==> flow/design.v (excerpt) <==
module testSlave(input clk, input reset,
    input  S_AXI_RREADY,
    output S_AXI_RVALID,
    output[5:0] S_AXI_RID,
    output[31:0] S_AXI_RDATA,
    output[1:0] S_AXI_RRESP,
    output S_AXI_RLAST,
    output S_AXI_ARREADY,
    input  S_AXI_ARVALID,
    input [5:0] S_AXI_ARID,
    input [5:0] S_AXI_ARADDR,
    input [7:0] S_AXI_ARLEN,
    input [2:0] S_AXI_ARSIZE,
    input [1:0] S_AXI_ARBURST,
    output S_AXI_WREADY,
    input  S_AXI_WVALID,
    input [31:0] S_AXI_WDATA,
    input [3:0] S_AXI_WSTRB,
    input  S_AXI_WLAST,
    output S_AXI_AWREADY,
    input  S_AXI_AWVALID,
    input [5:0] S_AXI_AWID,
    input [5:0] S_AXI_AWADDR,
    input [7:0] S_AXI_AWLEN,
    input [2:0] S_AXI_AWSIZE,
    input [1:0] S_AXI_AWBURST,
    input  S_AXI_BREADY,
    output S_AXI_BVALID,
    output[5:0] S_AXI_BID,
    output[1:0] S_AXI_BRESP
);
  reg [1:0] axi_bresp;
  wire[1:0] T0;
  wire[1:0] T1;
  wire T2;
  wire T3;
  wire T4;
  wire T5;
  wire T6;
  reg  axi_bvalid;
  wire T7;
  wire T8;
  wire T9;
  wire T10;
  wire T11;
  wire T12;
  wire T13;
  wire T14;
  wire T15;
  reg  axi_wready;
  wire T16;
  wire T17;
  wire T18;
  wire T19;
  wire T20;
  wire T21;
  wire T22;
  wire T23;
  wire T24;
  wire T25;
  wire T26;
  wire T27;
  wire T28;
  reg  axi_awv_awr_flag;
  wire T29;
  wire T30;
  wire T31;
  wire T32;
  wire T33;
  wire T34;
  wire T35;
  reg  axi_arv_arr_flag;
  wire T36;
  wire T37;
  wire T38;
  wire T39;
  wire T40;
  wire T41;
  wire T42;
  wire T43;
  wire T44;
  wire T45;
  wire T46;
  reg  axi_arready;
  wire T47;
  wire T48;
  wire T49;
  wire T50;
  wire T51;
  wire T52;
  wire T53;
  wire T54;
  reg [7:0] axi_arlen;
  wire[7:0] T55;
  wire[7:0] T56;
  wire T57;
  wire T58;
  wire T59;
  wire T60;
  wire T61;
  wire T62;
  wire T63;
  reg [7:0] axi_arlen_cntr;
  wire[7:0] T64;
  wire[7:0] T65;
  wire[7:0] T66;
  wire[7:0] T67;
  wire T68;
  wire T69;
  wire T70;
  wire T71;
  reg  axi_rvalid;
  wire T72;
  wire T73;
  wire T74;
  wire T75;
  wire T76;
  wire T77;
  wire T78;
  wire T79;
  wire T80;
  wire T81;
  wire T82;
  wire T83;
  wire T84;
  wire T85;
  wire T86;
  wire T87;
  wire T88;
  wire T89;
  wire T90;
  wire T91;
  wire T92;
  wire T93;
  wire T94;
  reg  axi_awready;
  wire T95;
  wire T96;
  wire T97;
  wire T98;
  wire T99;
  wire T100;
  wire T101;
  wire T102;
  wire T103;
  wire T104;
  ...
Size: ~600 flip-flops, roughly 0.026 mm2 of cells after synthesis.
make LEC_CHECK=0 CAP_MARGIN=5 CORE_MARGIN=2 CORE_UTILIZATION=72 CTS_CLUSTER_SIZE=41 PLACE_DENSITY=0.65 SETUP_SLACK_MARGIN=0.4 SLEW_MARGIN=20 finish   # period 1.82 ns
run.sh (not shown) runs the stock make flow with config.mk's settings and CLKGATE_MAP_FILE=.
The baseline ran to the end with violations: negative setup slack.
==> next run, changes <==
CTS_CLUSTER_DIAMETER = 58   (was not set)
SETUP_SLACK_MARGIN = -0.2   (was 0.4)
clock period = 2.26 ns   (was 1.82 ns; I/O delays follow)
The new run finished but fails on negative setup slack.
Wire length shrinks by 15%.
Final area goes down by 6.8%.
Final cell count falls by 5.1%.
Worst hold slack gains 0.16 ns.
Worst setup slack gets better by 0.57 ns.
Count of clock-buffer cells in the layout went down by 28.
Synthesized cell count does not change.
Combinational power decreases by 37%.
Register-to-register slack improved by 0.57 ns.
==> next run, changes <==
CAP_MARGIN = 20   (was 5)
CTS_CLUSTER_DIAMETER = not set   (was 58)
SETUP_SLACK_MARGIN = not set   (was -0.2)
clock period = 1.67 ns   (was 2.26 ns; I/O delays follow)
The new run finished with negative setup slack left.
Worst setup slack degrades by 1.1 ns.
Power rises by 62%.
Global-route usage rises by 10 points.
==> next run, changes <==
CAP_MARGIN = 40   (was 20)
CTS_CLUSTER_SIZE = 37   (was 41)
PLACE_DENSITY = 0.35   (was 0.65)
SETUP_SLACK_MARGIN = 0.4   (was not set)
Outcome:
- The changed run never finished: it broke off in global routing (5_1_grt)
- synthesized area stays the same
- die area does not change
- synthesized cell count is unchanged
==> next run, changes <==
CAP_MARGIN = 15   (was 40)
CELL_PAD_IN_SITES_DETAIL_PLACEMENT = 0   (was not set)
CORE_ASPECT_RATIO = 1.31   (was not set)
CTS_CLUSTER_DIAMETER = 64   (was not set)
CTS_CLUSTER_SIZE = 27   (was 37)
MAX_ROUTING_LAYER = met4   (was not set)
PLACE_DENSITY = 0.66   (was 0.35)
SETUP_SLACK_MARGIN = not set   (was 0.4)
SLEW_MARGIN = 35   (was 20)
TNS_END_PERCENT = 40   (was not set)
What happened:
- The new run completed, yet does not pass: negative setup slack
- die size hardly moves
- synthesized cell count is unchanged
- synthesized area is unchanged
==> next run, changes <==
CTS_CLUSTER_SIZE = 18   (was 27)
PLACE_DENSITY = not set   (was 0.66)
PLACE_DENSITY_LB_ADDON = 0.04   (was not set)
clock period = 1.74 ns   (was 1.67 ns; I/O delays follow)
Outcome: With this change the flow stopped in global routing (5_1_grt); die size does not change; synthesized area does not change; synthesized cell count does not change.


== run 1 ==
testSlave again, from the RTL that the note above started with.
clock: 2.4 ns
lec_check: 0
cap_margin: 15
cell_pad_in_sites_detail_placement: 0
core_aspect_ratio: 0.52
core_margin: 2
core_utilization: 72
cts_cluster_diameter: 64
cts_cluster_size: 54
max_routing_layer: met4
place_density_lb_addon: 0.01
setup_slack_margin: 0.7
slew_margin: 35
tns_end_percent: 40
Tool error ODB-0269 stopped run 1 during 5_1_grt; no final results.
Input-level comparison between run 2 and run 1:
# run 1
export LEC_CHECK = 0
export CAP_MARGIN = 15
export CELL_PAD_IN_SITES_DETAIL_PLACEMENT = 0
export CORE_ASPECT_RATIO = 0.52
export CORE_MARGIN = 2
export CORE_UTILIZATION = 72
export CTS_CLUSTER_DIAMETER = 64
export CTS_CLUSTER_SIZE = 54
export MAX_ROUTING_LAYER = met4
export PLACE_DENSITY_LB_ADDON = 0.01
export SETUP_SLACK_MARGIN = 0.7
export SLEW_MARGIN = 35
export TNS_END_PERCENT = 40
create_clock -name core_clock -period 2.4 [get_ports {clk}]
# run 2
export LEC_CHECK = 0
export CAP_MARGIN = 15
export CELL_PAD_IN_SITES_DETAIL_PLACEMENT = 0
export CORE_ASPECT_RATIO = 1.31
export CORE_MARGIN = 2
export CORE_UTILIZATION = 18
export CTS_CLUSTER_DIAMETER = 64
export MAX_ROUTING_LAYER = met4
export PLACE_DENSITY = 0.44
export SLEW_MARGIN = 35
export TNS_END_PERCENT = 40
create_clock -name core_clock -period 2.54 [get_ports {clk}]
Run 2 | stages: all done | timing, DRC, antenna: all pass
Y dimension of the die (run 2 / run 1): 3.1
Looking at width of the die, run 2 sits 69 um above run 1.
As far as adder-cell share of the synthesized area goes, run 1 and run 2 are indistinguishable; the numbers are identical.
Worst-case setup slack after placement, run 1 and run 2: higher on run 2
> inputs changed (run 2 -> run 3)
# run 2
export LEC_CHECK = 0
export CAP_MARGIN = 15
export CELL_PAD_IN_SITES_DETAIL_PLACEMENT = 0
export CORE_ASPECT_RATIO = 1.31
export CORE_MARGIN = 2
export CORE_UTILIZATION = 18
export CTS_CLUSTER_DIAMETER = 64
export MAX_ROUTING_LAYER = met4
export PLACE_DENSITY = 0.44
export SLEW_MARGIN = 35
export TNS_END_PERCENT = 40
create_clock -name core_clock -period 2.54 [get_ports {clk}]
# run 3
export LEC_CHECK = 0
export CAP_MARGIN = 15
export CELL_PAD_IN_SITES_DETAIL_PLACEMENT = 0
export CORE_ASPECT_RATIO = 1.31
export CORE_MARGIN = 2
export CORE_UTILIZATION = 68
export CTS_CLUSTER_DIAMETER = 64
export CTS_CLUSTER_SIZE = 18
export MAX_ROUTING_LAYER = met4
export PLACE_DENSITY_LB_ADDON = 0.01
export SETUP_SLACK_MARGIN = 0.55
export SLEW_MARGIN = 35
export TNS_END_PERCENT = 40
create_clock -name core_clock -period 1.9 [get_ports {clk}]
Results
Run 2 and run 3: one clean run, run 2; the rest did not finish clean. The flow for run 3 finished, though final verification flagged setup timing. On switching portion of total power, run 2 and run 3 are basically level. Run 3 against run 2: per-cell routed wire length moved up, total number of vias moved up, floorplan die height moved down, count of plain and timing-repair buffers in the layout moved up. Run 3 vs. run 2: post-CTS clock slew at the launch and capture registers of the worst setup and hold paths shows no meaningful change, final period utilization shows an increase of 35 points, number of clock buffers inserted by TritonCTS shows a reduction of 17.


Starting RTL as in the previous note.
make LEC_CHECK=0 ABC_AREA=1 CAP_MARGIN=40 CORE_MARGIN=2 CORE_UTILIZATION=72 CTS_CLUSTER_DIAMETER=275 CTS_CLUSTER_SIZE=10 PLACE_DENSITY_LB_ADDON=0.09 SETUP_SLACK_MARGIN=0.54 SLEW_MARGIN=20 finish   # period 1.85 ns
The first run stopped in global routing (5_1_grt) on DPL-0038.
Next try:
==> flow/config.mk (replaced) <==
export PLATFORM = sky130hd
export DESIGN_NAME = testSlave
export DESIGN_NICKNAME = testSlave
export VERILOG_FILES = /design/flow/design.v
export SDC_FILE = /design/flow/constraint.sdc
export NUM_CORES = 4
export LEC_CHECK = 0
export CAP_MARGIN = 20
export CORE_MARGIN = 2
export CORE_UTILIZATION = 40
export PLACE_DENSITY = 0.6
export SLEW_MARGIN = 20
==> flow/constraint.sdc (replaced) <==
create_clock -name core_clock -period 3.01 [get_ports {clk}]
set_input_delay 0.6020 -clock core_clock [delete_from_list [all_inputs] [get_ports {clk}]]
set_output_delay 0.6020 -clock core_clock [all_outputs]
set_load 0.01 [all_outputs]
With this change the flow completed with no timing, DRC or antenna violations.
Synthesized area is higher by 0.55%.
Die size rose by 79%.
Synthesized cell count goes down by 20%.
Next try:
--- a/flow/config.mk
+++ b/flow/config.mk
@@ -9,4 +9,4 @@
 export CORE_MARGIN = 2
-export CORE_UTILIZATION = 40
-export PLACE_DENSITY = 0.6
+export CORE_UTILIZATION = 65
+export SETUP_SLACK_MARGIN = 0.4
 export SLEW_MARGIN = 20
==> flow/constraint.sdc (replaced) <==
create_clock -name core_clock -period 2.39 [get_ports {clk}]
set_input_delay 0.4780 -clock core_clock [delete_from_list [all_inputs] [get_ports {clk}]]
set_output_delay 0.4780 -clock core_clock [all_outputs]
set_load 0.01 [all_outputs]
Outcome: Worst setup slack degrades by 0.33 ns. Clock power goes up by 36%. Synthesized cell count is unchanged. First-iteration DRC count rose by 34%. Routed wire length is higher by 8.8%. Global-route usage is higher by 14 points. Final area came out higher by 8.8%. Utilization grows by 37 points. Via count came out higher by 9.5%. Synthesized area does not change. Die area goes down by 38%.
Power and IR drop assume default switching activity.
